==> inputs of run a <==
==> flow/design.v <==
module alu_top (
    input             clk,
    input      [7:0]  a_in,
    input      [7:0]  b_in,
    input      [3:0]  command_in,
    input             oe,
    output reg [15:0] d_out
);
    reg [7:0] a_q, b_q;
    reg [3:0] cmd_q;
    reg       oe_q;
    wire [15:0] alu_out;
    always @(posedge clk) begin
        a_q   <= a_in;
        b_q   <= b_in;
        cmd_q <= command_in;
        oe_q  <= oe;
        d_out <= alu_out;
    end
    alu u_alu (.a_in(a_q), .b_in(b_q), .command_in(cmd_q), .oe(oe_q), .d_out(alu_out));
endmodule

module alu ( input [7:0]a_in,b_in,input [3:0]command_in,input oe,output [15:0]d_out);
	parameter 	ADD = 4'b0000,
				INC = 4'b0001,
				SUB =  4'b0010,
				DEC = 4'b0011,
				MUL = 4'b0100,
				DIV = 4'b0101,
				SHL = 4'b0110,
				SHR = 4'b0111,
				AND = 4'b1000,
				OR = 4'b1001,
				INV = 4'b1010,
				NAND = 4'b1011,
				NOR = 4'b1100,
				XOR = 4'b1101,
				XNOR = 4'b1110,
				BUF = 4'b1111;
	reg [15:0] out;
	always@(command_in,a_in,b_in)
		begin
			case(command_in)
				ADD : out = a_in+b_in;
				INC : out = a_in+1'b1;
				SUB : out = a_in-b_in;
				DEC : out = a_in-1'b1;
				MUL : out = a_in*b_in;
				DIV : out = (b_in == 8'd0) ? 16'hFFFF : a_in/b_in;
				SHL : out = a_in<<1;
				SHR : out = a_in>>1;
				AND : out = a_in&&b_in;
				OR : out = a_in||b_in;
				INV : out = !(a_in);
				NAND : out = ~(a_in&b_in);
				NOR : out = ~(a_in|b_in);
				XOR : out = a_in^b_in;
				XNOR : out = a_in~^b_in;
				BUF : out = a_in;
			endcase
		end
	assign d_out = (oe) ? out : 16'h0000;
endmodule  
==> flow/run.sh <==
#!/bin/bash
# the make line also repeats each setting of config.mk as NAME=value (left out here)
make -C /OpenROAD-flow-scripts/flow DESIGN_CONFIG=/design/flow/config.mk WORK_HOME=/design/flow/orfs CLKGATE_MAP_FILE= finish
==> flow/config.mk <==
export PLATFORM = sky130hd
export DESIGN_NAME = alu_top
export DESIGN_NICKNAME = alu_top
export VERILOG_FILES = /design/flow/design.v
export SDC_FILE = /design/flow/constraint.sdc
export NUM_CORES = 4
export LEC_CHECK = 0
export ABC_AREA = 0
export CAP_MARGIN = 0
export CORE_ASPECT_RATIO = 0.87
export CORE_MARGIN = 2
export CORE_UTILIZATION = 55
export CTS_CLUSTER_DIAMETER = 137
export CTS_CLUSTER_SIZE = 82
export GPL_ROUTABILITY_DRIVEN = 0
export GPL_TIMING_DRIVEN = 0
export HOLD_SLACK_MARGIN = 0.07
export MAX_ROUTING_LAYER = met4
export SETUP_SLACK_MARGIN = 2.69
export SLEW_MARGIN = 40
export TNS_END_PERCENT = 80
==> flow/constraint.sdc <==
create_clock -name core_clock -period 16.9 [get_ports {clk}]
set_input_delay 3.3800 -clock core_clock [delete_from_list [all_inputs] [get_ports {clk}]]
set_output_delay 3.3800 -clock core_clock [all_outputs]
set_load 0.01 [all_outputs]
==> inputs of run b, as changes to run a <==
==> flow/config.mk (replaced) <==
export PLATFORM = sky130hd
export DESIGN_NAME = alu_top
export DESIGN_NICKNAME = alu_top
export VERILOG_FILES = /design/flow/design.v
export SDC_FILE = /design/flow/constraint.sdc
export NUM_CORES = 4
export LEC_CHECK = 0
export CAP_MARGIN = 20
export CORE_MARGIN = 2
export CORE_UTILIZATION = 25
export SLEW_MARGIN = 20
==> flow/constraint.sdc (replaced) <==
create_clock -name core_clock -period 23.5 [get_ports {clk}]
set_input_delay 4.7000 -clock core_clock [delete_from_list [all_inputs] [get_ports {clk}]]
set_output_delay 4.7000 -clock core_clock [all_outputs]
set_load 0.01 [all_outputs]
==> inputs of run c, as changes to run a <==
==> flow/config.mk (replaced) <==
export PLATFORM = sky130hd
export DESIGN_NAME = alu_top
export DESIGN_NICKNAME = alu_top
export VERILOG_FILES = /design/flow/design.v
export SDC_FILE = /design/flow/constraint.sdc
export NUM_CORES = 4
export LEC_CHECK = 0
export ABC_AREA = 1
export CAP_MARGIN = 5
export CORE_ASPECT_RATIO = 0.87
export CORE_MARGIN = 2
export CORE_UTILIZATION = 70
export CTS_CLUSTER_DIAMETER = 354
export SETUP_SLACK_MARGIN = -1.96
export SLEW_MARGIN = 40
==> flow/constraint.sdc (replaced) <==
create_clock -name core_clock -period 20.4 [get_ports {clk}]
set_input_delay 4.0800 -clock core_clock [delete_from_list [all_inputs] [get_ports {clk}]]
set_output_delay 4.0800 -clock core_clock [all_outputs]
set_load 0.01 [all_outputs]
==> results <==
|  | run a | run b | run c |
|---|---|---|---|
| RePlAce Congestion | - | 0.8968 | 1.086 |
| Length of routed met3 wiring | 3336 um | 1507 um | - |
| Crit path max-delay cell type | sky130_fd_sc_hd__a311o_1 | sky130_fd_sc_hd__a311o_1 | - |
| Outcome | failed layout checks | complete, no violations | stopped before the end |
| Failing step | - | - | clock tree synthesis |
| Reasons for failing layout checks | setup timing | - | - |
| Max-slew headroom at the worst pin | 0.3412 | 0.3591 | - |
| Die area | 0.01921 sq mm | 0.04147 sq mm | 0.01558 sq mm |
| Number of antenna violations at the first check in global routing | 0 | 0 | - |
| Area fraction in compound gates after synthesis | 0.2410 | 0.2410 | 0.1553 |
| Fraction of met1 tracks used by global routing | 0.4755 | 0.1903 | - |
| Mi-comb count | 1139 | 1139 | - |
| Timing startpoint of the critical path | b_q[0] | b_q[0] | - |
| Mapped Area | 0.009965 sq mm | 0.009965 sq mm | 0.01022 sq mm |
| Count of final hold-check violations | 0 | 0 | - |
| Number of OpenROAD warnings | 52 | 48 | - |
| Data required, critical path | 17.06 ns | 23.68 ns | - |
| CP endpoint kind | flop | flop | - |
| Inverter count | 103 | 100 | - |
| Storage cell area | 754.5 sq um | 752.0 sq um | - |
| Count of instantiated cells in the yosys netlist | 1313 | 1313 | 1597 |
| Post-detailed-route wirelength per cell | 19.98 um | 16.58 um | - |
| Count of cell instances traversed by the critical path | 151 | 119 | - |
